$ cat design/flow/design.v
module memory_controller( CLK_48MHZ,RESET,SRAM_STATUS,READ_CMD, GEIG_DATA, MAG_DATA
,READ_ADDRESS,READ_CHIP_SELECT,WRITE_ADDRESS,WRITE_CHIP_SELECT
,NEXT_READ,NEXT_WRITE,DATA_OUT,ADDRESS_OUT,CHIP_SELECT,CMD_OUT);
input CLK_48MHZ,RESET,SRAM_STATUS, READ_CMD;
input [79:0] GEIG_DATA;
input [79:0] MAG_DATA;
output [17:0] READ_ADDRESS;
output READ_CHIP_SELECT;
output [17:0] WRITE_ADDRESS;
output WRITE_CHIP_SELECT;
output NEXT_READ, NEXT_WRITE;
output [15:0] DATA_OUT;
output [17:0] ADDRESS_OUT;
output CHIP_SELECT;
output [1:0] CMD_OUT;
reg [79:0] geig_prev;
reg [79:0] geig_buffer;
parameter new_geig_cmd =2'b01;
parameter num_geig_cycles = 5;
reg [79:0] mag_prev;
reg [79:0] mag_buffer;
parameter new_mag_cmd =2'b10;
parameter num_mag_cycles = 5;
reg [79:0] data_buffer;
reg read_prev;
parameter new_read_cmd = 2'b11;
reg [7:0] schedule;
reg [2:0] num_cycles;
reg [2:0] write_count;
reg busy_hold;
reg next_write;
reg next_read;
reg [17:0] address_out;
reg chip_select;
reg [15:0] data_out;
reg [1:0] cmd_out;
assign NEXT_WRITE = next_write;
assign NEXT_READ = next_read;
assign CMD_OUT = cmd_out;
assign ADDRESS_OUT=address_out;
assign CHIP_SELECT=chip_select;
assign DATA_OUT = data_out;
reg [17:0] r_address;
reg r_chip_select;
reg [17:0] w_address;
reg w_chip_select;
assign READ_ADDRESS = r_address;
assign READ_CHIP_SELECT = r_chip_select;
assign WRITE_ADDRESS = w_address;
assign WRITE_CHIP_SELECT = w_chip_select;
always @(posedge CLK_48MHZ or negedge RESET)
begin
if (RESET==1'b0) begin
    schedule = 8'b00000000;
    busy_hold = 1'b0;
    write_count=4'b0000;
    next_write<=0;
    next_read<=0;
    cmd_out<=2'b00;
    num_cycles=0;
    address_out<=17'b0;
    chip_select<=1'b0;
    data_out<=0;
    mag_prev=80'b0;
    geig_prev=80'b0;
    geig_buffer=80'b0;
    mag_buffer=80'b0;
    data_buffer=80'b0;
    read_prev=1'b0;
    r_address<=18'b0;
    r_chip_select<=1'b0;
    w_address<=18'b0;
    w_chip_select<=1'b0;
end else begin
if (schedule[1:0] ==2'b00) begin
    schedule=schedule>>2;
end
if (geig_prev!=GEIG_DATA) begin
    geig_buffer = GEIG_DATA;
    geig_prev = GEIG_DATA;
    if (schedule[1:0] == 2'b00) begin
        schedule[1:0] = new_geig_cmd;
    end else if (schedule[3:2] ==2'b00) begin
        schedule[3:2] = new_geig_cmd;
    end else if (schedule[5:4] == 2'b00) begin
        schedule[5:4] = new_geig_cmd;
    end else begin
        schedule[7:6] = new_geig_cmd;
    end
end else begin
    geig_prev= GEIG_DATA;
end
if (mag_prev!=MAG_DATA) begin
    mag_buffer = MAG_DATA;
    mag_prev = MAG_DATA;
    if (schedule[1:0] == 2'b00) begin
        schedule[1:0] = new_mag_cmd;
    end else if (schedule[3:2] ==2'b00) begin
        schedule[3:2] = new_mag_cmd;
    end else if (schedule[5:4] == 2'b00) begin
        schedule[5:4] = new_mag_cmd;
    end else begin
        schedule[7:6] = new_mag_cmd;
    end
end else begin
    mag_prev=MAG_DATA;
end
if ((READ_CMD ==1'b1) && (read_prev ==1'b0) && (RESET==1'b1))begin
    read_prev=READ_CMD;
    if (schedule[1:0] == 2'b00) begin
        schedule[1:0] = new_read_cmd;
    end else if (schedule[3:2] ==2'b00) begin
        schedule[3:2] = new_read_cmd;
    end else if (schedule[5:4] == 2'b00) begin
        schedule[5:4] = new_read_cmd;
    end else begin
        schedule[7:6] = new_read_cmd;
    end
end else begin
    read_prev = READ_CMD;
end
if (((schedule[1:0] == new_geig_cmd) || (schedule[1:0] == new_mag_cmd)) && (RESET==1'b1)) begin
    if ((schedule[1:0] == new_geig_cmd) && (write_count==0)) begin
        num_cycles=num_geig_cycles;
        data_buffer[79:0] = geig_buffer;
    end else if ((schedule[1:0] == new_mag_cmd) && (write_count==0)) begin
        num_cycles = num_mag_cycles;
        data_buffer[79:0]=mag_buffer;
    end
    if (write_count<num_cycles) begin
        if ((busy_hold==1) && (SRAM_STATUS==1)) begin
            cmd_out<=2'b00;
        end
        if ((busy_hold==1'b1)&&(SRAM_STATUS==1'b0)) begin
            next_write<=1'b1;
            if (next_write==1'b0) begin
                if (w_address == 18'b111111111111111111) begin
                    w_address <= 18'b000000000000000000;
                    w_chip_select <= !w_chip_select;
                end else begin
                    w_address <= w_address+1;
                end
            end
            data_buffer = data_buffer >>16;
            busy_hold=1'b0;
            write_count=write_count+1;
        end else if ((SRAM_STATUS==1'b0) && (busy_hold==0)) begin
            next_write<=1'b0;
            cmd_out<=2'b10;
            address_out<=WRITE_ADDRESS;
            chip_select<=WRITE_CHIP_SELECT;
            data_out<=data_buffer[15:0];
            busy_hold=1'b1;
        end
    end else if (write_count==num_cycles) begin
        write_count=0;
        schedule=schedule>>2;
    end
end else if ((schedule[1:0]==new_read_cmd) && (RESET==1'b1)) begin
    if (READ_ADDRESS == WRITE_ADDRESS) begin 
        schedule=schedule>>2;
    end else begin
        if ((SRAM_STATUS==1'b1) && (busy_hold==1)) begin
            cmd_out<=2'b00;
        end    
        if ((SRAM_STATUS==1'b0) && (busy_hold==1)) begin
            next_read<=1'b1;
            if (next_read==1'b0) begin
                if (r_address == 18'b111111111111111111) begin
                    r_address <= 18'b000000000000000000;
                    r_chip_select <= !r_chip_select;
                end else begin
                    r_address <= r_address+1;
                end
            end
            busy_hold=0;
            schedule=schedule>>2;
        end else if ((SRAM_STATUS==1'b0) && (busy_hold==0)) begin
            next_read<=1'b0;
            cmd_out<=2'b01;
            address_out<=READ_ADDRESS;
            chip_select<=READ_CHIP_SELECT;
            busy_hold=1'b1;
        end
    end
end
end  
end
endmodule
module sram_interface(CLK_48MHZ,RESET,ADDRESS_IN,DATA_IN,CMD_IN, CHIP_SELECT,
SRAM_D_IN, SRAM_D_OUT, SRAM_D_OE,
SRAM_A0,SRAM_A1,SRAM_A2,SRAM_A3,SRAM_A4,SRAM_A5,SRAM_A6,SRAM_A7,SRAM_A8,SRAM_A9,SRAM_A10,SRAM_A11,
SRAM_A12,SRAM_A13, SRAM_A14, SRAM_A15, SRAM_A16, SRAM_A17,
SRAM_SRBS0,SRAM_SRBS1,SRAM_SRBS2,SRAM_SRBS3,SRAM_CE,SRAM_WE,SRAM_OE,
STATUS,DATA_READ);
input CLK_48MHZ, RESET;
input [17:0] ADDRESS_IN;
input CHIP_SELECT;
input [15:0] DATA_IN;
input [1:0] CMD_IN;
output SRAM_A0,SRAM_A1,SRAM_A2,SRAM_A3,SRAM_A4,SRAM_A5,SRAM_A6,SRAM_A7,SRAM_A8,SRAM_A9,SRAM_A10,SRAM_A11,
SRAM_A12, SRAM_A13, SRAM_A14, SRAM_A15, SRAM_A16, SRAM_A17;
output SRAM_SRBS0,SRAM_SRBS1,SRAM_SRBS2,SRAM_SRBS3,SRAM_CE,SRAM_WE,SRAM_OE;
output STATUS;
output [15:0] DATA_READ;
input [31:0] SRAM_D_IN;
output [15:0] SRAM_D_OUT;
output SRAM_D_OE;
wire SRAM_D0,SRAM_D1,SRAM_D2,SRAM_D3,SRAM_D4,SRAM_D5,SRAM_D6,SRAM_D7,SRAM_D8,SRAM_D9,SRAM_D10,SRAM_D11,
SRAM_D12,SRAM_D13,SRAM_D14,SRAM_D15,SRAM_D16,SRAM_D17,SRAM_D18,SRAM_D19,SRAM_D20,SRAM_D21,SRAM_D22,SRAM_D23,
SRAM_D24,SRAM_D25,SRAM_D26,SRAM_D27,SRAM_D28,SRAM_D29,SRAM_D30,SRAM_D31;
assign {SRAM_D31,SRAM_D30,SRAM_D29,SRAM_D28,SRAM_D27,SRAM_D26,SRAM_D25,SRAM_D24,
        SRAM_D23,SRAM_D22,SRAM_D21,SRAM_D20,SRAM_D19,SRAM_D18,SRAM_D17,SRAM_D16,
        SRAM_D15,SRAM_D14,SRAM_D13,SRAM_D12,SRAM_D11,SRAM_D10,SRAM_D9,SRAM_D8,
        SRAM_D7,SRAM_D6,SRAM_D5,SRAM_D4,SRAM_D3,SRAM_D2,SRAM_D1,SRAM_D0} = SRAM_D_IN;
reg [15:0] dout;     
reg [15:0] dread;    
reg [17:0] address;  
reg ce,we,oe,srbs0,srbs1,srbs2,srbs3;    
reg weVAL;                   
reg busy;                    
reg write_cycle;             
reg [3:0] write_counter;     
reg read_cycle;              
reg [3:0] read_counter;      
assign SRAM_A0 = address[0];
assign SRAM_A1 = address[1];
assign SRAM_A2 = address[2];
assign SRAM_A3 = address[3];
assign SRAM_A4 = address[4];
assign SRAM_A5 = address[5];
assign SRAM_A6 = address[6];
assign SRAM_A7 = address[7];
assign SRAM_A8 = address[8];
assign SRAM_A9 = address[9];
assign SRAM_A10 = address[10];
assign SRAM_A11 = address[11];
assign SRAM_A12 = address[12];
assign SRAM_A13 = address[13];
assign SRAM_A14 = address[14];
assign SRAM_A15 = address[15];
assign SRAM_A16 = address[16];
assign SRAM_A17 = address[17];
assign SRAM_D_OUT = dout;
assign SRAM_D_OE = weVAL;
assign DATA_READ[0] = dread[0];
assign DATA_READ[1] = dread[1];
assign DATA_READ[2] = dread[2];
assign DATA_READ[3] = dread[3];
assign DATA_READ[4] = dread[4];
assign DATA_READ[5] = dread[5];
assign DATA_READ[6] = dread[6];
assign DATA_READ[7] = dread[7];
assign DATA_READ[8] = dread[8];
assign DATA_READ[9] = dread[9];
assign DATA_READ[10] = dread[10];
assign DATA_READ[11] = dread[11];
assign DATA_READ[12] = dread[12];
assign DATA_READ[13] = dread[13];
assign DATA_READ[14] = dread[14];
assign DATA_READ[15] = dread[15];
assign SRAM_CE = ce;
assign SRAM_WE = we;
assign SRAM_OE = oe;
assign SRAM_SRBS0 = srbs0;
assign SRAM_SRBS1 = srbs1;
assign SRAM_SRBS2 = srbs2;
assign SRAM_SRBS3 = srbs3;
assign STATUS=busy;
always @(negedge CLK_48MHZ or negedge RESET)
begin
if (RESET==1'b0) begin
    dout = 16'b0;
    dread <= 16'b0;
    address = 18'b0;
    ce = 1'b0;
    we = 1'b1;
    oe = 1'b1;
    srbs0 = 1'b1;
    srbs1 = 1'b1;
    srbs2 = 1'b1;
    srbs3 = 1'b1;
    weVAL = 1'b0;
    write_cycle =1'b0;
    write_counter = 4'b0;
    read_counter = 4'b0;
    read_cycle = 1'b0;
    busy = 1'b0;
end else begin
    if (busy==0) begin
        if (CMD_IN==2) begin
            write_cycle=1;
        end else if (CMD_IN==1) begin
            read_cycle=1;
        end
    end
    if (write_cycle==1'b1) begin
        if (write_counter==0) begin
            busy=1'b1;
            address = ADDRESS_IN;
            if (CHIP_SELECT==1'b0) begin
                srbs0=1'b0;
                srbs1=1'b0;
                srbs2=1'b1;
                srbs3=1'b1;
            end else begin
                srbs0=1'b1;
                srbs1=1'b1;
                srbs2=1'b0;
                srbs3=1'b0;
            end
            oe=1'b1;
            we=1'b0;
            ce=1'b0;
            weVAL=1'b1;
            dout=DATA_IN;
            write_counter=write_counter+1;
        end else if (write_counter==1) begin
            srbs0=1'b1;
            srbs1=1'b1;
            srbs2=1'b1;
            srbs3=1'b1;
            oe=1'b1;
            we=1'b1;
            ce=1'b0;
            weVAL=1'b0;
            write_counter=0;
            write_cycle=1'b0;
            busy=1'b0;
        end
    end  
    if (read_cycle==1'b1) begin
        if (read_counter==0) begin
            busy=1'b1;
            address = ADDRESS_IN;  
            ce=1'b0;
            oe=1'b0;
            we=1'b1;
            if (CHIP_SELECT==1'b0) begin
                srbs0=1'b0;
                srbs1=1'b0;
                srbs2=1'b1;
                srbs3=1'b1;
            end else begin
                srbs0=1'b1;
                srbs1=1'b1;
                srbs2=1'b0;
                srbs3=1'b0;
            end
            read_counter=read_counter+1;
        end else if (read_counter==1) begin
            if (CHIP_SELECT==1'b0) begin
                dread[0]<=SRAM_D0;
                dread[1]<=SRAM_D1;
                dread[2]<=SRAM_D2;
                dread[3]<=SRAM_D3;
                dread[4]<=SRAM_D4;
                dread[5]<=SRAM_D5;
                dread[6]<=SRAM_D6;
                dread[7]<=SRAM_D7;
                dread[8]<=SRAM_D8;
                dread[9]<=SRAM_D9;
                dread[10]<=SRAM_D10;
                dread[11]<=SRAM_D11;
                dread[12]<=SRAM_D12;
                dread[13]<=SRAM_D13;
                dread[14]<=SRAM_D14;
                dread[15]<=SRAM_D15;
            end else begin
                dread[0]<=SRAM_D16;
                dread[1]<=SRAM_D17;
                dread[2]<=SRAM_D18;
                dread[3]<=SRAM_D19;
                dread[4]<=SRAM_D20;
                dread[5]<=SRAM_D21;
                dread[6]<=SRAM_D22;
                dread[7]<=SRAM_D23;
                dread[8]<=SRAM_D24;
                dread[9]<=SRAM_D25;
                dread[10]<=SRAM_D26;
                dread[11]<=SRAM_D27;
                dread[12]<=SRAM_D28;
                dread[13]<=SRAM_D29;
                dread[14]<=SRAM_D30;
                dread[15]<=SRAM_D31;
            end
            read_counter=read_counter+1;
        end else if (read_counter == 2) begin
            oe=1'b1;
            we=1'b1;
            srbs0=1'b1;
            srbs1=1'b1;
            srbs2=1'b1;
            srbs3=1'b1;
            ce=1'b0;
            read_cycle=1'b0;
            read_counter=0;
            busy=1'b0;
        end
    end  
end  
end  
endmodule
module sram_logger(
    input         CLK_48MHZ,
    input         RESET,           
    input         READ_CMD,
    input  [79:0] GEIG_DATA,
    input  [79:0] MAG_DATA,
    input  [31:0] SRAM_D_IN,
    output [17:0] SRAM_A,
    output [3:0]  SRAM_SRBS,
    output        SRAM_CE,
    output        SRAM_WE,
    output        SRAM_OE,
    output [15:0] SRAM_D_OUT,
    output        SRAM_D_OE,
    output [15:0] DATA_READ,
    output [17:0] W_ADDRESS,
    output        W_CHIP_SELECT,
    output [17:0] R_ADDRESS,
    output        R_CHIP_SELECT
);
wire        sram_status;
wire        chip_select;
wire [15:0] data_out;
wire [17:0] address_out;
wire [1:0]  cmd_out;
memory_controller memory_controller_0(
    .CLK_48MHZ         ( CLK_48MHZ ),
    .RESET             ( RESET ),
    .SRAM_STATUS       ( sram_status ),
    .READ_CMD          ( READ_CMD ),
    .GEIG_DATA         ( GEIG_DATA ),
    .MAG_DATA          ( MAG_DATA ),
    .READ_ADDRESS      ( R_ADDRESS ),
    .READ_CHIP_SELECT  ( R_CHIP_SELECT ),
    .WRITE_ADDRESS     ( W_ADDRESS ),
    .WRITE_CHIP_SELECT ( W_CHIP_SELECT ),
    .NEXT_READ         ( ),
    .NEXT_WRITE        ( ),
    .DATA_OUT          ( data_out ),
    .ADDRESS_OUT       ( address_out ),
    .CHIP_SELECT       ( chip_select ),
    .CMD_OUT           ( cmd_out )
);
sram_interface sram_interface_0(
    .CLK_48MHZ   ( CLK_48MHZ ),
    .RESET       ( RESET ),
    .ADDRESS_IN  ( address_out ),
    .DATA_IN     ( data_out ),
    .CMD_IN      ( cmd_out ),
    .CHIP_SELECT ( chip_select ),
    .SRAM_D_IN   ( SRAM_D_IN ),
    .SRAM_D_OUT  ( SRAM_D_OUT ),
    .SRAM_D_OE   ( SRAM_D_OE ),
    .SRAM_A0 ( SRAM_A[0] ),   .SRAM_A1 ( SRAM_A[1] ),   .SRAM_A2 ( SRAM_A[2] ),
    .SRAM_A3 ( SRAM_A[3] ),   .SRAM_A4 ( SRAM_A[4] ),   .SRAM_A5 ( SRAM_A[5] ),
    .SRAM_A6 ( SRAM_A[6] ),   .SRAM_A7 ( SRAM_A[7] ),   .SRAM_A8 ( SRAM_A[8] ),
    .SRAM_A9 ( SRAM_A[9] ),   .SRAM_A10 ( SRAM_A[10] ), .SRAM_A11 ( SRAM_A[11] ),
    .SRAM_A12 ( SRAM_A[12] ), .SRAM_A13 ( SRAM_A[13] ), .SRAM_A14 ( SRAM_A[14] ),
    .SRAM_A15 ( SRAM_A[15] ), .SRAM_A16 ( SRAM_A[16] ), .SRAM_A17 ( SRAM_A[17] ),
    .SRAM_SRBS0 ( SRAM_SRBS[0] ), .SRAM_SRBS1 ( SRAM_SRBS[1] ),
    .SRAM_SRBS2 ( SRAM_SRBS[2] ), .SRAM_SRBS3 ( SRAM_SRBS[3] ),
    .SRAM_CE ( SRAM_CE ),
    .SRAM_WE ( SRAM_WE ),
    .SRAM_OE ( SRAM_OE ),
    .STATUS  ( sram_status ),
    .DATA_READ ( DATA_READ )
);
endmodule
$ cat design/flow/constraint.sdc
create_clock -name core_clock -period 5.02 [get_ports {CLK_48MHZ}]
set_input_delay 1.0040 -clock core_clock [delete_from_list [all_inputs] [get_ports {CLK_48MHZ}]]
set_output_delay 1.0040 -clock core_clock [all_outputs]
set_load 0.01 [all_outputs]
$ cat design/flow/config.mk
export PLATFORM = sky130hd
export DESIGN_NAME = sram_logger
export DESIGN_NICKNAME = sram_logger
export VERILOG_FILES = /design/flow/design.v
export SDC_FILE = /design/flow/constraint.sdc
export NUM_CORES = 4
export LEC_CHECK = 0
export ABC_AREA = 1
export CAP_MARGIN = 0
export CORE_MARGIN = 3
export CORE_UTILIZATION = 38
export CTS_CLUSTER_SIZE = 65
export GPL_TIMING_DRIVEN = 1
export HOLD_SLACK_MARGIN = 0.1
export MAX_ROUTING_LAYER = met4
export PLACE_DENSITY = 0.52
export SLEW_MARGIN = 5
export TNS_END_PERCENT = 55
$ cat design/flow/run.sh
#!/bin/bash
# the make line also repeats each setting of config.mk as NAME=value (left out here)
make -C /OpenROAD-flow-scripts/flow DESIGN_CONFIG=/design/flow/config.mk WORK_HOME=/design/flow/orfs CLKGATE_MAP_FILE= finish
==> run summary, run 1 <==
The synthesis and place-and-route flow finished, so here is a summary.

The start point of the worst min-delay path is sram_interface_0.write_counter[3]. The depth of the worst register-to-register path is 13. The total power divided by cell area is around 370 nW/um^2. The final estimated routing congestion in global placement came out at slightly below 0.9. The post-CTS setup buffer count came out at 0. Max-slew check failures listed in the final report amount to 0. The number of iterations in the first detailed-routing pass is 5. The warning count from the yosys run came out at 2. Of the synthesized area, sequential elements account for 0.527. The critical path maximum fanout is 2. TritonCTS built the clock tree. The number of vias per cell after detailed routing came out at roughly 4.8. The signal on the critical path passes through dlygate4sd2_1. The power in sequential cells came out at 5.25 mW.

The setup slack on the worst flop-to-flop path came out at 0.29 ns. The kind of start point of the critical path is a flop. The finished cells cover 34400 um^2. The switching portion of total power came out at 0.289. The final timing report lists clock skew as 0.0605 ns. In this run, power in combinational logic comes to 2.41 mW.

The transition time at the pin with the least slew margin came out at 0.983 ns. The final setup violation count is 0. The sequential cell fraction of total power is 0.408. The total internal power came out at 9.16 mW. The cell leakage power is around 17 nW. The main area contributors are sky130_fd_sc_hd__dfrtp_1 46%, sky130_fd_sc_hd__nand2_1 17%, sky130_fd_sc_hd__dfrtn_1 5.9%.

TritonCTS reports the number of clock sinks as 560. The number of buffer cells added on primary ports came out at just under 300. The most area-hungry cell type in the Yosys netlist is sky130_fd_sc_hd__dfrtp_1. By count the netlist is led by 1172 x sky130_fd_sc_hd__nand2_1, 491 x sky130_fd_sc_hd__dfrtp_1, 307 x sky130_fd_sc_hd__inv_1.

The worst hold path stage count came out at 0. The iteration-0 DRC count of the detailed router came out at 1721. The HPWL reported at the end of detailed placement is approximately 63 mm. The dominant power group in this design is registers.

The number of different library cells used by synthesis comes to 54. The reported clock group power is around 5.2 mW. Summing internal, switching and leakage power gives roughly 13 mW.

The number of buffers created by CTS is 67. The summed instance area of the synthesized netlist is 26600 um^2. Looking at the cell usage after synthesis, the top flip-flop cell is sky130_fd_sc_hd__dfrtp_1. The total I/O pin count came out at ~290. The timing report gives the clock slew at the launch and capture registers of the worst setup and hold paths as 0.04 ns. CTS placed an instance of sky130_fd_sc_hd__clkbuf_16 at the clock tree root.

The global-route total usage across every layer is 0.239. The OpenROAD report gives the critical path a required time of 4.02 ns. The summed standard-cell area reported by yosys is 26600 um^2. The number of nets in the finished design came out at about 3900.

The main logic family after synthesis is simple AND/OR/NAND/NOR gates. The final design utilization is 0.498. The setup total negative slack is 0 ns. The die width is roughly 270 um.

The effective utilization at floorplan came out at 0.386. The worst register-to-register path ends at memory_controller_0.w_address[17]. The number of maximum-capacitance violations recorded for the run is 0.

The filler-free cell count of the finished design came out at about 4700. Of the total power, the clock network draws 0.405. The endpoint of the worst hold path is reported as sram_interface_0.write_counter[3]. The number of vias in the routed layout came out at 22316. The proportion of power drawn by combinational gates came out at 0.187. A synthesized cell averages between 8 and 9 um^2.

The placement-stage cell area came out at ~32000 um^2. The number of diodes came out at 0. The post-synthesis share of cell area spent on and-or and or-and gates came out at 0.0985. The area share of the largest cell type after synthesis came out at 0.462. Data on the critical path arrives at its endpoint at 3.94 ns. The total wirelength of the detailed-routed design came out at 85.2 mm. For reference, the critical path is launched at sram_interface_0.srbs1. According to the floorplan report, the placeable core area is between 60000 and 70000 um^2. The total nets after synthesis came out at 3414.

Grouping stages by cell kind, the critical path spends the most delay in flip-flops. The number of buffers inserted for hold repair after clock tree synthesis came out at 0. The cell with the biggest individual delay on the critical path is sky130_fd_sc_hd__dfstp_2. For this sky-water flow run, the detailed-routed wirelength per cell is reported as approximately 18 um. The run finished with no timing, DRC or antenna violations. The flow measured a signed area growth from synthesis to layout of 29.2%. The initial antenna violation count is 0. The min-delay analysis places its worst path in the category reg2reg. The number of DRC violations after detailed routing is 0.

Per STA, the highest per-stage delay on the worst path measures approximately 0.53 ns. The number of rows created at floorplan is 96. Measured against the total synthesized area, the mux share comes to 0.00762. CTS built an H-tree with a depth of 3. The largest net degree at the start of global routing is 166.

The via count of the first global-routing pass was 21802. Counting flops and latches in the post-synthesis netlist gives 560. The final timing report lists a hold violation count of 0. The tightest slew margin relative to the limit came out at 0.344. According to the floorplan report, the die height is 271 um. The worst flop-to-flop path startpoint is sram_interface_0.busy.

The leading cell type by number of instances after synthesis is sky130_fd_sc_hd__nand2_1. The pre-CTS setup check shows a worst slack of -0.492 ns. The xor and xnor fraction of the mapped netlist area is 0.0293. The final worst setup slack came out at about 0.079 ns. The worst voltage drop across the vdd grid came out at 0.266 mV. The number of routed nets with antenna violations is 0. The end point of the critical path is SRAM_SRBS[1]. The adder-cell share of the synthesized area is 0.00988. The insertion delay of the later-clocked pin in the worst-skew pair is 0.62 ns. All stages included, the depth of the critical timing path comes to 1.

The timing report notes that buffer and inverter cells on the critical path total 1. The path type of the worst setup path is reg2out. Counting every instance in the synthesized netlist gives 3198.

The buffer levels on the longest clock path came out at 3. The post-synthesis cell count from yosys came out at 3198. The power report puts the net switching power at around 3.7 mW. The die covers 73200 um^2. STA classifies the critical path endpoint as an output pin. The number of warnings reported in the stage logs is 48.

Including well taps, the total number of placed cells is 4546. The total grt overflow came out at 0. The smallest hold slack came out at 0.327 ns. The share of flip-flops with an asynchronous set or reset after synthesis is 1.00.

The number of enable-type register cells in the synthesized netlist came out at 0. The first global-routing pass estimated 132 mm of wire. The area fraction in and, or, nand and nor cells after synthesis came out at 0.246.
-- routing by layer --
metal,up-vias,wire (um),track usage
li1,10948,-,-
met1,10711,41800,0.354
met2,561,37100,0.342
met3,96,4560,0.0350
met4,0,1790,0.0595
met5,-,0,-
-- what timing repair did --
item | CTS | global route
endpoints found under the setup margin | 58 | 28
gates resized | 58 | 12
pin swaps | 0 | 1
-- layout make-up --
| cell class | instances | area, um^2 |
|---|---|---|
| repair buffers | 562 | 5030 |
| fillers | 6704 | 34600 |
| clock inverters | 35 | 413 |
| flip-flops and latches | 560 | 14000 |
| clock buffers | 95 | 1990 |
| well taps | 931 | 1160 |
| inverters | 338 | 1270 |
| multi-input cells | 2154 | 10500 |
==> run 2: changes to the inputs <==
- ABC_AREA: 1 -> 0
- CORE_ASPECT_RATIO: not set -> 0.9
- CORE_UTILIZATION: 38 -> 72
- CTS_CLUSTER_DIAMETER: not set -> 39
- CTS_CLUSTER_SIZE: 65 -> 83
- HOLD_SLACK_MARGIN: 0.1 -> not set
- PLACE_DENSITY: 0.52 -> not set
- PLACE_DENSITY_LB_ADDON: not set -> 0.29
- SETUP_SLACK_MARGIN: not set -> 0.44
- SLEW_MARGIN: 5 -> 0
- TNS_END_PERCENT: 55 -> 15
- clock period: 5.02 -> 4.9 ns (I/O delays scaled with it)
==> run 2 against run 1 <==
Against the previous run:
- the run now fails in clock tree synthesis
- synthesized cell count shrank 24%
- die size decreased by 49%
- synthesized area shrank 4.7%
==> run summary, run 2 <==
Here are the numbers from the latest Yosys + OpenROAD run.

The run stopped with a tool error. The stage where the flow stopped is clock tree synthesis. The first error in the log reads "[ERROR DPL-0038] Utilization greater than 100%, impossible to legalize".

The number of buffer cells added on primary ports came to 290 (unchanged). The fraction of the yosys area taken by sequential cells came to 0.553 (+0.0258). The summed instance area of the synthesized netlist was 25400 um^2 (-4.7%).

The main logic family after synthesis is AND-OR/OR-AND gates. The area of the die is 37500 um^2 (-49%). The area fraction in and, or, nand and nor cells after synthesis is 0.112 (-0.134).

The total nets after synthesis is 2632 (-23%). The multiplexer share of the synthesized area is 0.0498 (+0.0422). The placement-stage cell area came out at 31600 um^2 (-1.1%).

The number of enable-type register cells in the synthesized netlist is 0 (unchanged). The summed standard-cell area reported by yosys came out at 25400 um^2 (-4.7%). The effective utilization at floorplan came out at 0.738 (+0.352).

The leading cell type by number of instances after synthesis is sky130_fd_sc_hd__dfrtp_1. The mean cell area of the mapped netlist came to 10.5 um^2 (+26%). The synthesis-stage register bit count came out at 560 (unchanged). Yosys attributes the largest share of cell area to sky130_fd_sc_hd__dfrtp_1 48%, sky130_fd_sc_hd__nand2_1 6.6%, sky130_fd_sc_hd__xnor2_1 6.5%. The share of flip-flops with an asynchronous set or reset after synthesis is 1.00 (unchanged). The synthesized netlist cell count is 2416 (-24%). The post-synthesis share of cell area spent on and-or and or-and gates is 0.160 (+0.0617). The number of distinct standard cells referenced by the synthesized netlist came out at 65 (+20%). The area share of the largest cell type after synthesis was 0.485 (+0.0226).

The total I/O pin count is 291 (unchanged). Of all cell types, the one taking the most synthesized area is sky130_fd_sc_hd__dfrtp_1. The number of rows created at floorplan was 64 (-33%). The placeable core region came out at 34400 um^2 (-50%). The xor and xnor fraction of the mapped netlist area was 0.0705 (+0.0412). The warning count from the yosys run came out at 2 (unchanged). In the synthesized netlist the dominant register cell turns out to be sky130_fd_sc_hd__dfrtp_1.

The cell count after placement came out at 3418 (-25%). The HPWL reported at the end of detailed placement is 66.5 mm (+5.6%). The post-synthesis cell count from yosys is 2416 (-24%). The chip height came out at 184 um (-32%). The adder-cell share of the synthesized area came to 0.0108 (+0.000878).

The final estimated routing congestion in global placement is 1.01 (+15%). The die width came to 204 um (-25%). After synthesis, the most frequently instantiated cells are 491 x sky130_fd_sc_hd__dfrtp_1, 444 x sky130_fd_sc_hd__nand2_1, 188 x sky130_fd_sc_hd__xnor2_1. The setup slack at placement is -1.06 ns (-0.571 ns).
==> run 3: changes to the inputs <==
- ABC_AREA: 0 -> not set
- CAP_MARGIN: 0 -> 20
- CORE_ASPECT_RATIO: 0.9 -> not set
- CORE_MARGIN: 3 -> 2
- CORE_UTILIZATION: 72 -> 65
- CTS_CLUSTER_DIAMETER: 39 -> not set
- CTS_CLUSTER_SIZE: 83 -> not set
- GPL_TIMING_DRIVEN: 1 -> not set
- MAX_ROUTING_LAYER: met4 -> not set
- PLACE_DENSITY_LB_ADDON: 0.29 -> not set
- SETUP_SLACK_MARGIN: 0.44 -> -0.52
- SLEW_MARGIN: 0 -> 20
- TNS_END_PERCENT: 15 -> 5
- clock period: 4.9 -> 5.28 ns (I/O delays scaled with it)
==> run 3 against run 2 <==
Against the previous run:
- now fails the layout checks on setup timing
- synthesized area unchanged
- synthesized cell count unchanged
- die size up 8.3%
==> run summary, run 3 <==
The synthesis and place-and-route flow finished, so here is a summary.

The multiplexer share of the synthesized area came out at 0.0498 (unchanged). In the synthesized netlist the dominant register cell turns out to be sky130_fd_sc_hd__dfrtp_1. The count of final hold-check violations came out at 0. The post-synthesis share of cell area spent on and-or and or-and gates came out at 0.160 (unchanged).

Per the summary, power density relative to cell area is roughly 280 nW/um^2. The final setup violation count is 26. The report puts the cell count of the worst reg-to-reg path at 10. The setup slack at placement is -1.22 ns (-0.159 ns). The total I/O pin count came out at 291 (unchanged). The final estimated routing congestion in global placement is 0.956 (-5.4%). The number of iterations in the first detailed-routing pass came out at 6. The chip height is 202 um (+9.5%). The number of buffers inserted for hold repair after clock tree synthesis came out at 0.

The total wirelength of the detailed-routed design came out at 86.8 mm. The largest net degree at the start of global routing is between 150 and 200. The logic depth of the worst path, buffers included came out at 23. The placement-stage cell area was 31500 um^2 (-0.52%). The transition time at the pin with the least slew margin is 1.01 ns. The overall power of the completed layout is ~9.4 mW. The number of distinct standard cells referenced by the synthesized netlist is 65 (unchanged). Of all nets on the critical path, the largest fanout is 6. For reference, the top logic cell family by area is AND-OR/OR-AND gates. The number of rows created at floorplan came to 72 (+13%). The checks that failed were setup timing. The tool warning count for the run is 50.

The number of routed nets with antenna violations is 0. Yosys attributes the largest share of cell area to sky130_fd_sc_hd__dfrtp_1 48%, sky130_fd_sc_hd__nand2_1 6.6%, sky130_fd_sc_hd__xnor2_1 6.5%. The total internal power is roughly 7.2 mW.

Timing would allow up to around 180 MHz. The synthesized design spends more area on one cell type than any other, namely sky130_fd_sc_hd__dfrtp_1. The final clock period utilization by the worst path is 1.03. The post-route utilization of the core is recorded as 0.866.

The via count of the first global-routing pass came out at between 20000 and 25000. The cell that appears most often on the critical path is sky130_fd_sc_hd__nor3_2. The routed length per placed instance came out at between 20 and 25 um.

The fraction of the yosys area taken by sequential cells is 0.553 (unchanged). The share of flip-flops with an asynchronous set or reset after synthesis was 1.00 (unchanged). The reported clock group power came out at 4.13 mW.

The synthesized netlist cell count came out at 2416 (unchanged). The summed standard-cell area reported by yosys is 25400 um^2 (unchanged). The tightest slew margin relative to the limit is 0.325. The area fraction in and, or, nand and nor cells after synthesis is 0.112 (unchanged).

The summed instance area of the synthesized netlist came out at 25400 um^2 (unchanged). In this run the critical register-to-register path is captured at memory_controller_0.w_address[15]. The path type of the worst setup path is in2reg.

Per the timing report, the most critical flop-to-flop path originates at sram_interface_0.busy. The number of buffer cells added on primary ports is 290 (unchanged). The iteration-0 DRC count of the detailed router came out at 2726. The sequential cell fraction of total power came out at 0.477. The warning count from the yosys run is 2 (unchanged). The number of DRC violations after detailed routing is 0. After layout, the minimum clock period comes to roughly 5.4 ns. The power drawn by the combinational cells came out at about 800 uW.

The worst hold path belongs to the class in2async. The total nets after synthesis came out at 2632 (unchanged). The mean cell area of the mapped netlist came out at 10.5 um^2 (unchanged). The clock tree root buffer cell is sky130_fd_sc_hd__clkbuf_16. The maximum level of the CTS H-tree came out at 2. The power spent charging and discharging nets is 2.22 mW.

The final worst setup slack is -0.133 ns. The largest share of the power goes to registers. According to the timing report, the critical path is captured at memory_controller_0.w_address[15]. Counting the buffers created by CTS gives roughly 56.

The number of vias per cell after detailed routing is 6.31. The clock group share of total power is 0.440. The number of nets in the finished design came out at 3222. The smallest hold slack is 0.246 ns. The proportion of power drawn by combinational gates is 0.083.

The setup clock skew after layout came out at 0.0603 ns. The HPWL reported at the end of detailed placement is 60.5 mm (-9.0%). For reference, the critical path is launched at GEIG_DATA[4]. The number of max-capacitance violations reported is 0.

The cell leakage power is 15.0 nW. The clock tree has to reach 560 sinks. The post-synthesis cell count from yosys is 2416 (unchanged).

In this design, the largest share of critical-path delay is due to simple AND/OR/NAND/NOR gates. The sum of buffers and inverters on the critical path came out at 3. The routed layout has roughly 22000 vias. The placeable core region was 38600 um^2 (+12%). The initial antenna violation count came out at 2.

Sequential cells consume a total of 4.48 mW. The area share of the largest cell type after synthesis came out at 0.485 (unchanged). The switching portion of total power came out at 0.237.

The setup slack on the worst flop-to-flop path is 0.24 ns. The insertion delay of the later-clocked pin in the worst-skew pair is around 0.65 ns. The worst setup path is captured at a flop. The data required time at the worst endpoint is 5.81 ns.

The worst endpoint data arrival time is ~6 ns. The worst voltage drop across the vdd grid came out at 0.330 mV. The adder-cell share of the synthesized area is 0.0108 (unchanged). For this run the aggregate overflow at the end of global routing stands at 0.

CTS reports a maximum clock tree buffer depth of 3. The area of the die is 40600 um^2 (+8.3%). On the worst path, the slowest cell contributes a delay of 0.55 ns. For this design, the slowest cell found on the critical path is sky130_fd_sc_hd__a2111o_2. The run finished, with violations left.

For reference, the top cells by count after synthesis are 491 x sky130_fd_sc_hd__dfrtp_1, 444 x sky130_fd_sc_hd__nand2_1, 188 x sky130_fd_sc_hd__xnor2_1. The layout stage reports a final design area of 33400 um^2. The number of enable-type register cells in the synthesized netlist came to 0 (unchanged). STA classifies the critical path startpoint as an input pin. Between the synthesized netlist and the finished layout, the area growth was recorded as 31.7%. The effective utilization at floorplan came to 0.658 (-0.0805).

The synthesis-stage register bit count was 560 (unchanged). The die width is 202 um (-1.1%). The final max-slew violation count recorded for this run is 0.

The first-pass GRT wire length came out at 135 mm. Listed in order, past its start point the critical path passes clkdlybuf4s50_1 > xnor2_4 > nand4_1 > nor3_2 > nand4_1 > nor2_4 > a21oi_1 > o21bai_1 > buf_4 > nor2b_1 > ha_1 > and2_2 > nor3_2 > inv_1 > ha_1 > nand2b_1 > a2111o_2 > nor3_2 > nand3_2 > nor3_2 > nand3_1 > xor2_1 > nor2_1. Across every metal layer, demand over resource in global routing totals 0.434. The xor and xnor fraction of the mapped netlist area came out at 0.0705 (unchanged). The clock transition at the registers of the reported paths is 0.06 ns. TritonCTS built the clock tree. The leading cell type by number of instances after synthesis is sky130_fd_sc_hd__dfrtp_1.
## run 3: area by class of cell
cell class,instances,area (um^2)
repair buffers,705,6250
fillers,1930,5160
flip-flops and latches,560,14000
diodes,1,2.50
multi-input cells,1604,10300
clock inverters,25,246
clock buffers,81,1660
inverters,73,274
well taps,518,648
## run 3: metal layers
| metal | vias to the layer above | GRT usage | part of all wire |
|---|---|---|---|
| met3 | 368 | 0.0886 | 0.086 |
| met1 | 11068 | 0.543 | 0.36 |
| met4 | 2 | 0.287 | 0.080 |
| met2 | 1383 | 0.691 | 0.47 |
| met5 | - | 0 | 0.00014 |
| li1 | 9670 | - | - |
## run 3: repair_timing
action	4_1_cts	5_1_grt
gates resized	1	3
hold endpoints to repair	0	0
buffers inserted	0	1
pin swaps	0	1
endpoints found under the setup margin	9	112
## run 3: per-stage QoR
step | TNS [ns] | instances
floorplan | -3.33 | 2416
global placement | -142.34 | 3460
detailed placement | -158.20 | 3460
CTS | -25.50 | 3565
global route | -18.81 | 3567
finish | -1.37 | 3567
==> run 4: changes to the inputs <==
- CORE_UTILIZATION: 65 -> 40
- MIN_ROUTING_LAYER: not set -> met2
- SETUP_SLACK_MARGIN: -0.52 -> not set
- TNS_END_PERCENT: 5 -> 90
- clock period: 5.28 -> 10.0 ns (I/O delays scaled with it)
==> run 4 against run 3 <==
Against the previous run:
- the run now finishes clean
- synthesized cell count did not move
- via count rose by 20%
- combinational power fell by 56%
- critical path depth fell by 22
- power fell by 46%
- core utilization fell by 38 points
- sequential power fell by 47%
- cell area fell by 7.7%
- wire length fell by 3.2%
- die size rose by 61%
- sequential cell count did not move
==> run summary, run 4 <==
The synthesis and place-and-route flow finished, so here is a summary.

The flow ran to the end and the layout has no timing, DRC or antenna violations. The worst setup path is launched from a flop. The worst hold path was traced through 0 stages. The iteration-0 DRC count of the detailed router is 5563 (+100%). The adder-cell share of the synthesized area came out at 0.0108 (unchanged).

The smallest hold slack came out at 0.334 ns (+0.0886 ns). The number of buffer cells added on primary ports came out at 290 (unchanged). The layout filler cell count was 5757 (+200%).

The prevailing post-synth register cell is sky130_fd_sc_hd__dfrtp_1. The tightest slew margin relative to the limit is 0.253 (-0.0727). The power spent charging and discharging nets came to 1.23 mW (-45%). The effective utilization at floorplan was 0.403 (-0.254). The warning count from the yosys run came out at 2 (unchanged). The worst voltage drop across the vdd grid came out at 0.143 mV (-57%). The largest fanout on the critical path is 2 (-4). The final estimated routing congestion in global placement is 0.914 (-4.4%). The post-CTS setup buffer count came out at 0 (unchanged). The total grt overflow came to 0 (unchanged). The maximum level of the CTS H-tree is 2 (unchanged). The xor and xnor fraction of the mapped netlist area came out at 0.0705 (unchanged). The total power divided by cell area is 163 nW/um^2 (-42%). The synthesized netlist cell count is 2416 (unchanged). The switching portion of total power came out at 0.245 (+0.00830). The number of vias per cell after detailed routing came out at 7.68 (+22%). The number of buffers created by CTS came out at 61 (+8.9%). The main area contributors are sky130_fd_sc_hd__dfrtp_1 48%, sky130_fd_sc_hd__nand2_1 6.6%, sky130_fd_sc_hd__xnor2_1 6.5%.

The summed standard-cell area reported by yosys was 25400 um^2 (unchanged). The final setup violation count is 0 (-100%). The global-route total usage across every layer is 0.378 (-0.0559). The area fraction in and, or, nand and nor cells after synthesis was 0.112 (unchanged). The placeable core region is 62900 um^2 (+63%).

The number of rows created at floorplan is 92 (+28%). The HPWL reported at the end of detailed placement is 56.5 mm (-6.5%). The most area-hungry cell type in the Yosys netlist is sky130_fd_sc_hd__dfrtp_1. The die width came out at 256 um (+27%).

Looking at hold timing, the worst path starts from sram_interface_0.write_counter[3]. The count of final hold-check violations came out at 0 (unchanged). The data required time at the worst endpoint was 8.00 ns (+2.19 ns).

The area growth from synthesis to layout is 21.5%. The clock transition at the registers of the reported paths is 0.04 ns (-0.02 ns). The worst hold endpoint is sram_interface_0.write_counter[3]. The logic depth of the worst path, buffers included came out at 1 (-96%). The sequential cell fraction of total power came out at 0.470 (-0.007). The largest net degree at the start of global routing came out at 118 (-28%). The total nets after synthesis is 2632 (unchanged). The sum of buffers and inverters on the critical path came to 1 (-2). The mean cell area of the mapped netlist is 10.5 um^2 (unchanged).

The power in sequential cells is 2.36 mW (-47%). The combined flip-flop and latch cell area came out at 14000 um^2 (unchanged). The number of vias in the routed layout is 27084 (+20%).

The post-synthesis share of cell area spent on and-or and or-and gates came out at 0.160 (unchanged). The total internal power came to 3.80 mW (-47%). The TritonCTS clock tree is done. STA classifies the critical path endpoint as an output pin.

The leading power group is registers. The final count of pins violating max slew was 0 (unchanged). Setup repair after global routing left no endpoint under its margin. The number of max-capacitance violations reported was 0 (unchanged). The number of DRC violations after detailed routing was 0 (unchanged).

The worst endpoint data arrival time came out at 6.72 ns (+0.78 ns). The synthesis-stage register bit count came out at 560 (unchanged). The number of iterations in the first detailed-routing pass came out at 10 (+4). The slowest stage of the critical path belongs to the cell sky130_fd_sc_hd__clkdlybuf4s50_1.

The setup total negative slack is 0 ns (+1.37 ns). The post-cts repair resize count came out at 0 (-1). The insertion delay of the later-clocked pin in the worst-skew pair is 0.66 ns (about the same).

The main logic family after synthesis is AND-OR/OR-AND gates. The critical path is of the reg2out type. The setup clock skew after layout is 0.0563 ns (-0.00392 ns).

The filler-free cell count of the finished design came out at 3525 (-1.2%). The multi-input combinational cell area is 10300 um^2 (-0.12%). The buffer levels on the longest clock path is 3 (unchanged). The transition time at the pin with the least slew margin was 1.11 ns (+0.0991 ns).

The multiplexer share of the synthesized area came out at 0.0498 (unchanged). The total I/O pin count came to 291 (unchanged). The end point of the critical path is SRAM_OE. The delay of the slowest cell on the worst path came out at 0.55 ns (about the same).

For reference, the top cells by count after synthesis are 491 x sky130_fd_sc_hd__dfrtp_1, 444 x sky130_fd_sc_hd__nand2_1, 188 x sky130_fd_sc_hd__xnor2_1. The proportion of power drawn by combinational gates is 0.068 (-0.015). The number of buffers inserted for hold repair after clock tree synthesis was 0 (unchanged). The number of nets in the finished design came out at 2842 (-12%).

The area of the die is 65400 um^2 (+61%). The number of routed nets with antenna violations is 0 (unchanged). The reported clock group power is 2.32 mW (-44%).

Note that the worst hold path type here is reg2reg. The routed length per placed instance came out at 23.8 um (-2.1%). The cell count after placement was 3402 (-1.7%). The clock sink count is 560 (unchanged). The area share of the largest cell type after synthesis is 0.485 (unchanged).

The count of tool warnings is 47 (-6.0%). The initial antenna violation count was 0 (-2). The clock group share of total power came out at 0.462 (+0.022). The signal on the critical path passes through clkdlybuf4s50_1. The root buffer cell chosen for the clock tree is sky130_fd_sc_hd__clkbuf_16. The setup slack on the worst flop-to-flop path is 1.96 ns (+1.72 ns). The depth of the worst register-to-register path came to 7 (-3). The cell leakage power came to 13.1 nW (-13%).

The post-synthesis cell count from yosys came to 2416 (unchanged). The total wirelength of the detailed-routed design came out at 84.0 mm (-3.2%). Broken down by cell family, the worst path's largest delay share belongs to buffers and inverters. STA lists the startpoint of the worst register-to-register path as sram_interface_0.busy. The first-pass GRT wire length came out at 126 mm (-6.2%). The power drawn by the combinational cells is 344 uW (-56%). The share of flip-flops with an asynchronous set or reset after synthesis came out at 1.00 (unchanged). The summed instance area of the synthesized netlist is 25400 um^2 (unchanged).

The number of distinct standard cells referenced by the synthesized netlist was 65 (unchanged). The endpoint identified for the worst register-to-register timing path is memory_controller_0.data_buffer[40]. The via count of the first global-routing pass came out at 29541 (+29%).

The chip height came out at 256 um (+27%). The leading cell type by number of instances after synthesis is sky130_fd_sc_hd__dfrtp_1. The number of enable-type register cells in the synthesized netlist is 0 (unchanged). The launch point of the critical path was reported as sram_interface_0.oe.

The fraction of the yosys area taken by sequential cells was 0.553 (unchanged).
==> run 4: metrics by stage <==
stage	util	setup slack [ns]	area [um^2]	power, mW
after floorplan	-	2.39	25400	2.51
after global placement	0.457	1.95	28700	2.73
after detailed placement	0.457	1.94	28700	2.74
after global routing	0.490	1.21	30800	5.16
final	0.490	1.28	30800	5.03
after CTS	0.489	1.27	30800	5.01
==> run 4: cell type report <==
type,count,area share
Tap cell,846,0.0344
Timing Repair Buffer,320,0.102
Sequential cell,560,0.455
Clock buffer,98,0.0596
Inverter,73,0.00889
Antenna cell,2,0.000162
Clock inverter,22,0.00609
Multi-Input combinational cell,1604,0.334
==> run 4: layer usage <==
metal  track usage  wire (um)  vias to the layer above  share of wire
met1             -          0                     9585              0
met4        0.0913       8330                       32          0.099
met2         0.462      41200                     7846           0.49
li1              -          -                     8829              -
met5         0.140        965                        -          0.011
met3         0.474      33500                      792           0.40
==> run 5: changes to the inputs <==
- ABC_AREA: not set -> 1
- CAP_MARGIN: 20 -> 25
- CORE_MARGIN: 2 -> 3
- CORE_UTILIZATION: 40 -> 38
- CTS_CLUSTER_SIZE: not set -> 83
- GPL_TIMING_DRIVEN: not set -> 1
- MAX_ROUTING_LAYER: not set -> met4
- MIN_ROUTING_LAYER: met2 -> not set
- PLACE_DENSITY: not set -> 0.52
- TNS_END_PERCENT: 90 -> 15
- clock period: 10.0 -> 5.02 ns (I/O delays scaled with it)
==> run 5 against run 4 <==
Against the previous run:
- non-clock buffer count grew 242
- first-iteration DRC count down 69%
- synthesized area grew 4.9%
- sequential cell count is the same
- die size increased by 12%
- register-to-register slack lost 1.7 ns
- core utilization increased by 0.81 points
- cell count grew 33%
- count of clock-buffer cells in the layout shrank 3
- global-route usage down 14 points
- critical path type unchanged
- critical endpoint is now SRAM_SRBS[1]
- highest routed layer is now met4
==> run summary, run 5 <==
The synthesis and place-and-route flow finished, so here is a summary.

The sequential cell fraction of total power was 0.408 (-0.062). The number of vias in the routed layout came out at 22316 (-18%). The sum of buffers and inverters on the critical path is 1 (unchanged).

The HPWL reported at the end of detailed placement is 62.9 mm (+11%). The summed instance area of the synthesized netlist came to 26600 um^2 (+4.9%). The mean cell area of the mapped netlist came out at 8.32 um^2 (-21%). The depth of the worst register-to-register path is 13 (+6). The area of the die is 73200 um^2 (+12%). The setup total negative slack is 0 ns (unchanged).

The area share of the largest cell type after synthesis came out at 0.462 (-0.0226). The clock sink count is 560 (unchanged). The number of nets in the finished design came out at 3905 (+37%). The worst voltage drop across the vdd grid came to 0.266 mV (+86%). The setup clock skew after layout was 0.0605 ns (+0.00413 ns). The main area contributors are sky130_fd_sc_hd__dfrtp_1 46%, sky130_fd_sc_hd__nand2_1 17%, sky130_fd_sc_hd__dfrtn_1 5.9%. The number of distinct standard cells referenced by the synthesized netlist came to 54 (-17%). The die width was 271 um (+5.8%). The final estimated routing congestion in global placement was 0.879 (-3.9%). The first-pass GRT wire length came out at 132 mm (+4.5%). The reported clock group power came to 5.22 mW (+130%).

The worst hold path stage count came out at 0 (unchanged). The effective utilization at floorplan came to 0.386 (-0.0177). Listed in order, past its start point the critical path passes dlygate4sd2_1. The number of routed nets with antenna violations is 0 (unchanged). The cell area after layout came to 34400 um^2 (+12%). The initial antenna violation count came out at 0 (unchanged). The synthesized netlist cell count came to 3198 (+32%).

The run finished with no timing, DRC or antenna violations. The final design utilization came out at 0.498 (+0.00809). The class of the most critical hold timing path is reg2reg. The clock group share of total power came out at 0.405 (-0.057). The endpoint type of the worst setup path is an output pin. Looking at the critical path, the single cell with the biggest stage delay is sky130_fd_sc_hd__dfstp_2.

The power spent charging and discharging nets is 3.72 mW (+200%). The number of buffer cells added on primary ports came out at 290 (unchanged). The cell leakage power came to 17.0 nW (+29%). The area growth from synthesis to layout came out at 29.2%.

The number of rows created at floorplan came out at 96 (+4.3%). The tightest slew margin relative to the limit is 0.344 (+0.0918). The iteration-0 DRC count of the detailed router came out at 1721 (-69%).

The post-synthesis share of cell area spent on and-or and or-and gates was 0.0985 (-0.0617). The delay of the slowest cell on the worst path came to 0.53 ns (-0.02 ns). The area fraction in and, or, nand and nor cells after synthesis is 0.246 (+0.134). Ranked by instance count, the synthesized netlist is headed by 1172 x sky130_fd_sc_hd__nand2_1, 491 x sky130_fd_sc_hd__dfrtp_1, 307 x sky130_fd_sc_hd__inv_1. The synthesized design spends more area on one cell type than any other, namely sky130_fd_sc_hd__dfrtp_1. The number of vias per cell after detailed routing came out at 4.77 (-38%). The combined flip-flop and latch cell area is 14000 um^2 (unchanged).

The count of final hold-check violations is 0 (unchanged). By area, the combinational part of the netlist is dominated by simple AND/OR/NAND/NOR gates. The total internal power came out at 9.16 mW (+140%). The worst endpoint data arrival time is 3.94 ns (-2.78 ns). The filler-free cell count of the finished design came out at 4675 (+33%).

The largest net degree at the start of global routing is 166 (+41%). The number of diodes is 0 (-2). The setup slack at placement came out at -0.492 ns (-2.44 ns).

The transition time at the pin with the least slew margin is 0.983 ns (-0.128 ns). The total power divided by cell area is 375 nW/um^2 (+130%). The most critical setup path has its endpoint at SRAM_SRBS[1]. The TritonCTS clock tree is done.

Per the timing report, the most critical flop-to-flop path originates at sram_interface_0.busy. The share of flip-flops with an asynchronous set or reset after synthesis came out at 1.00 (unchanged). The proportion of power drawn by combinational gates is 0.187 (+0.119). The worst setup path is launched from a flop.

The start point of the worst min-delay path is sram_interface_0.write_counter[3]. The number of iterations in the first detailed-routing pass is 5 (-5). The maximum level of the CTS H-tree came out at 3 (+1). The number of buffers created by CTS came to 67 (+9.8%).

The switching portion of total power came to 0.289 (+0.0440). The buffer levels on the longest clock path is 3 (unchanged). The final worst setup slack came out at 0.0791 ns (-1.20 ns). The total I/O pin count came out at 291 (unchanged). STA lists the endpoint of the worst register-to-register path as memory_controller_0.w_address[17].

The power in sequential cells came out at 5.25 mW (+120%). The prevailing post-synth register cell is sky130_fd_sc_hd__dfrtp_1. The final count of pins violating max slew came out at 0 (unchanged). The overall power of the completed layout is 12.9 mW (+160%). The insertion delay of the later-clocked pin in the worst-skew pair came to 0.62 ns (-0.04 ns). The worst hold path terminates at sram_interface_0.write_counter[3]. The global-route total usage across every layer came out at 0.239 (-0.139). The total nets after synthesis came out at 3414 (+30%). The layout filler cell count is 6704 (+16%). The chip height came out at 271 um (+5.8%).

The number of enable-type register cells in the synthesized netlist came to 0 (unchanged). The path type of the worst setup path is reg2out. The total wirelength of the detailed-routed design came out at 85.2 mm (+1.4%). The number of DRC violations after detailed routing came out at 0 (unchanged). The smallest hold slack came out at 0.327 ns (-0.00717 ns).

The data required time at the worst endpoint was 4.02 ns (-3.98 ns). The power drawn by the combinational cells came out at 2.41 mW (+600%). The logic depth of the worst path, buffers included is 1 (unchanged). The xor and xnor fraction of the mapped netlist area is 0.0293 (-0.0412). Broken down by cell family, the worst path's largest delay share belongs to flip-flops. The fraction of the yosys area taken by sequential cells is 0.527 (-0.0258). The largest fanout on the critical path came out at 2 (unchanged).

The final setup violation count came out at 0 (unchanged). The number of buffers inserted for hold repair after clock tree synthesis is 0 (unchanged). The summed standard-cell area reported by yosys came out at 26600 um^2 (+4.9%). The clock transition at the registers of the reported paths came to 0.04 ns (about the same).

The synthesis-stage register bit count came out at 560 (unchanged). The placeable core region came out at 68900 um^2 (+9.7%). The number of max-capacitance violations reported was 0 (unchanged). The via count of the first global-routing pass came out at 21802 (-26%). The adder-cell share of the synthesized area is 0.00988 (-0.000878). OpenSTA lists the critical path startpoint as sram_interface_0.srbs1. The routed length per placed instance came out at 18.2 um (-24%). The placement-stage cell area is 32000 um^2 (+11%). The leading power group is registers. The count of tool warnings came out at 48 (+2.1%). The cell sitting at the root of the clock tree is a sky130_fd_sc_hd__clkbuf_16.

The multi-input combinational cell area is 10500 um^2 (+1.9%). The post-synthesis cell count from yosys came to 3198 (+32%). By instance count, the leading cell after synthesis is sky130_fd_sc_hd__nand2_1.

The multiplexer share of the synthesized area came out at 0.00762 (-0.0422). The total grt overflow came out at 0 (unchanged). The cell count after placement came out at 4546 (+34%). The warning count from the yosys run is 2 (unchanged). The setup slack on the worst flop-to-flop path is 0.29 ns (-1.67 ns).
run 5: timing repair:
item	in CTS	in global routing
buffers inserted	0	0
setup endpoints to repair	58	28
pin swaps	0	1
resized	58	12
run 5: layer usage:
| layer | wire length, um | part of all wire | track usage |
|---|---|---|---|
| met1 | 41800 | 0.49 | 0.354 |
| met2 | 37100 | 0.43 | 0.342 |
| met3 | 4560 | 0.054 | 0.0350 |
| met4 | 1790 | 0.021 | 0.0595 |
| met5 | 0 | 0 | - |
run 5: area by class of cell:
class | count | area share
clock buffer | 95 | 0.0578
clock inverter | 35 | 0.0120
inverter | 338 | 0.0369
multi-input combinational | 2154 | 0.305
sequential | 560 | 0.408
tap | 931 | 0.0339
timing repair buffer | 562 | 0.146
==> run 6: changes to the inputs <==
- ABC_AREA: 1 -> 0
- CAP_MARGIN: 25 -> 20
- CELL_PAD_IN_SITES_GLOBAL_PLACEMENT: not set -> 2
- CORE_MARGIN: 3 -> 10
- CORE_UTILIZATION: 38 -> 40
- CTS_CLUSTER_SIZE: 83 -> not set
- GPL_TIMING_DRIVEN: 1 -> 0
- MAX_ROUTING_LAYER: met4 -> met5
- MIN_ROUTING_LAYER: not set -> met1
- PLACE_DENSITY: 0.52 -> not set
- TNS_END_PERCENT: 15 -> 85
- clock period: 5.02 -> 6.05 ns (I/O delays scaled with it)
==> run 6 against run 5 <==
Against the previous run:
- count of clock-buffer cells in the layout is 4 higher
- power is 33% lower
- clock power is about 20% lower
- sequential cell count stayed put
- cell count is 21% lower
- synthesized cell count is 24% lower
- largest cell class unchanged
- global-route usage is 0.71 points higher
- sequential power is 26% lower
- critical path type unchanged
- synthesized area is 4.7% lower
==> run summary, run 6 <==
The synthesis and place-and-route flow finished, so here is a summary.

The HPWL reported at the end of detailed placement is 70.8 mm (+12%). The delay of the slowest cell on the worst path is 0.53 ns (about the same). The clock transition at the registers of the reported paths came to 0.05 ns (about the same). The setup clock skew after layout came out at 0.0567 ns (-0.00379 ns). The number of enable-type register cells in the synthesized netlist is 0 (unchanged).

The clock tree root buffer cell is sky130_fd_sc_hd__clkbuf_16. The path type of the worst setup path is reg2out. The post-synthesis share of cell area spent on and-or and or-and gates came out at 0.160 (+0.0617).

The layout filler cell count is 5798 (-14%). The initial antenna violation count is 5 (+5). The summed standard-cell area reported by yosys came out at 25400 um^2 (-4.7%). For reference, the top cells by count after synthesis are 491 x sky130_fd_sc_hd__dfrtp_1, 444 x sky130_fd_sc_hd__nand2_1, 188 x sky130_fd_sc_hd__xnor2_1.

The first-pass GRT wire length came out at 137 mm (+3.7%). Among all cell types in the netlist, the one instantiated most often is sky130_fd_sc_hd__dfrtp_1. Setup repair after global routing left no endpoint under its margin.

The power spent charging and discharging nets came to 2.01 mW (-46%). The worst hold path stage count came out at 1 (+1). The total internal power came out at 6.64 mW (-27%).

The class of the most critical hold timing path is reg2reg. The number of iterations in the first detailed-routing pass is 5 (unchanged). The number of buffers inserted for hold repair after clock tree synthesis came out at 0 (unchanged).

The setup slack on the worst flop-to-flop path is 0.32 ns (+0.03 ns). The logic depth of the worst path, buffers included is 1 (unchanged). The count of final hold-check violations is 0 (unchanged).

The worst flop-to-flop path startpoint is sram_interface_0.busy. Per the synth stats, the flop cell with the highest instance count is sky130_fd_sc_hd__dfrtp_1. The count of tool warnings came out at 46 (-4.2%). The sum of buffers and inverters on the critical path was 1 (unchanged). The iteration-0 DRC count of the detailed router is 1644 (-4.5%). The number of DRC violations after detailed routing came out at 0 (unchanged). The data required time at the worst endpoint came out at 4.84 ns (+0.82 ns).

Of all power groups, the one with the highest power is the clock network. The final setup violation count came to 0 (unchanged). The area share of the largest cell type after synthesis is 0.485 (+0.0226). The switching portion of total power is 0.232 (-0.0564).

The total grt overflow is 0 (unchanged). The buffer levels on the longest clock path is 3 (unchanged). The end point of the critical path is SRAM_WE. The placement-stage cell area came out at 29500 um^2 (-7.8%). For the worst min-delay path, the startpoint reported by OpenROAD is sram_interface_0.write_counter[2]. Broken down by cell family, the worst path's largest delay share belongs to flip-flops. The adder-cell share of the synthesized area is 0.0108 (+0.000878).

TritonCTS built the clock tree. The cell leakage power came out at 14.3 nW (-16%). The number of vias per cell after detailed routing came out at 5.40 (+13%). The maximum level of the CTS H-tree came out at 3 (unchanged). The synthesized netlist cell count came out at 2416 (-24%).

The number of distinct standard cells referenced by the synthesized netlist came out at 65 (+20%). The setup slack at placement came out at -3.57 ns (-3.07 ns). The power drawn by the combinational cells is 585 uW (-76%). The most area-hungry cell type in the Yosys netlist is sky130_fd_sc_hd__dfrtp_1. The transition time at the pin with the least slew margin was 0.918 ns (-0.0652 ns). The main area contributors are sky130_fd_sc_hd__dfrtp_1 48%, sky130_fd_sc_hd__nand2_1 6.6%, sky130_fd_sc_hd__xnor2_1 6.5%. The via count of the first global-routing pass came to 20472 (-6.1%). The placeable core region came out at 63000 um^2 (-8.7%). The run finished with no timing, DRC or antenna violations. The xor and xnor fraction of the mapped netlist area is 0.0705 (+0.0412). STA lists the endpoint of the worst register-to-register path as memory_controller_0.data_buffer[43]. The number of diodes is 0 (unchanged). The worst endpoint data arrival time is 4.71 ns (+0.77 ns). The total nets after synthesis was 2632 (-23%). The number of vias in the routed layout came out at 19928 (-11%). The total I/O pin count came out at 291 (unchanged).

The endpoint type of the worst setup path is an output pin. The synthesis-stage register bit count is 560 (unchanged). The insertion delay of the later-clocked pin in the worst-skew pair is 0.63 ns (about the same).

The number of rows created at floorplan came out at 92 (-4.2%). The final estimated routing congestion in global placement is 0.883 (+0.47%). The largest net degree at the start of global routing is 100 (-40%).

The final count of pins violating max slew was 0 (unchanged). The reported clock group power came to 4.16 mW (-20%). The number of buffer cells added on primary ports was 290 (unchanged). The worst hold endpoint is sram_interface_0.write_counter[2]. The number of nets in the finished design is 3009 (-23%). The number of routed nets with antenna violations is 0 (unchanged). The synthesis run identifies the leading combinational cell family as AND-OR/OR-AND gates. The summed instance area of the synthesized netlist is 25400 um^2 (-4.7%).

The number of buffers created by CTS is 67 (unchanged). Walking the worst path, the cells encountered are clkdlybuf4s50_1. The depth of the worst register-to-register path came out at 8 (-5). The proportion of power drawn by combinational gates came out at 0.068 (-0.119). The total wirelength of the detailed-routed design was 91.9 mm (+7.9%). The largest fanout on the critical path came out at 2 (unchanged). The total power divided by cell area is 266 nW/um^2 (-29%). The clock group share of total power was 0.481 (+0.076). The sequential cell fraction of total power came out at 0.452 (+0.044). The share of flip-flops with an asynchronous set or reset after synthesis came out at 1.00 (unchanged).

The warning count from the yosys run came to 2 (unchanged). The cell with the biggest individual delay on the critical path is sky130_fd_sc_hd__dfstp_2. The cell count after placement came out at 3558 (-22%). The power in sequential cells came out at 3.91 mW (-26%).

The chip height was 272 um (+0.45%). The worst voltage drop across the vdd grid is 0.196 mV (-26%). The die width is 272 um (+0.45%). The area fraction in and, or, nand and nor cells after synthesis is 0.112 (-0.134). The cell area after layout is 32500 um^2 (-5.3%). The final worst setup slack is 0.131 ns (+0.0518 ns).

The effective utilization at floorplan was 0.403 (+0.0170). The mean cell area of the mapped netlist is 10.5 um^2 (+26%). The global-route total usage across every layer is 0.246 (+0.00710). The area of the die is 73900 um^2 (+0.91%). The tightest slew margin relative to the limit came to 0.382 (+0.0379). In this run the layout overhead on the synthesized area is reported as 28.3%. The post-synthesis cell count from yosys is 2416 (-24%). The filler-free cell count of the finished design was 3688 (-21%). The multiplexer share of the synthesized area was 0.0498 (+0.0422). In this run the worst setup path begins at sram_interface_0.we. The number of max-capacitance violations reported is 0 (unchanged). The clock sink count came out at 560 (unchanged). The routed length per placed instance is 24.9 um (+37%). The kind of start point of the critical path is a flop. The fraction of the yosys area taken by sequential cells came to 0.553 (+0.0258).
-- run 6: layer usage --
layer  vias up  global-route usage  routed length [um]  part of all wire
li1       9243                   -                   -                 -
met1      9924               0.320               39600              0.43
met2       620               0.413               44600              0.49
met3       133              0.0450                4970             0.054
met4         8              0.0693                2670             0.029
met5         -                   0                  47           0.00051
-- run 6: metrics by stage --
step                power, mW  hold WS, ns  utilization  setup TNS, ns
floorplan                4.15        0.389            -              0
global placement         4.54        0.400        0.466              -
detailed placement       4.55        0.408        0.468        -442.27
CTS                      8.74        0.407        0.515              0
global route             8.95        0.415        0.516              0
finish                   8.65        0.407        0.516              0
-- run 6: what timing repair did --
action / in CTS / in global routing
setup endpoints to repair: 169 / 114
gates resized: 130 / 41
pin swaps: 40 / 26
setup buffers: 9 / 2
-- run 6: layout make-up --
cell class / count / area (um^2) / area share
Buffer: 174 / 920 / 0.0283
Clock buffer: 99 / 1990 / 0.0613
Clock inverter: 25 / 274 / 0.00843
Inverter: 73 / 274 / 0.00843
Multi-Input combinational cell: 1604 / 10800 / 0.332
Sequential cell: 560 / 14000 / 0.431
Tap cell: 846 / 1060 / 0.0325
Timing Repair Buffer: 307 / 3190 / 0.0981
Power is estimated from default activity; no workload was simulated.
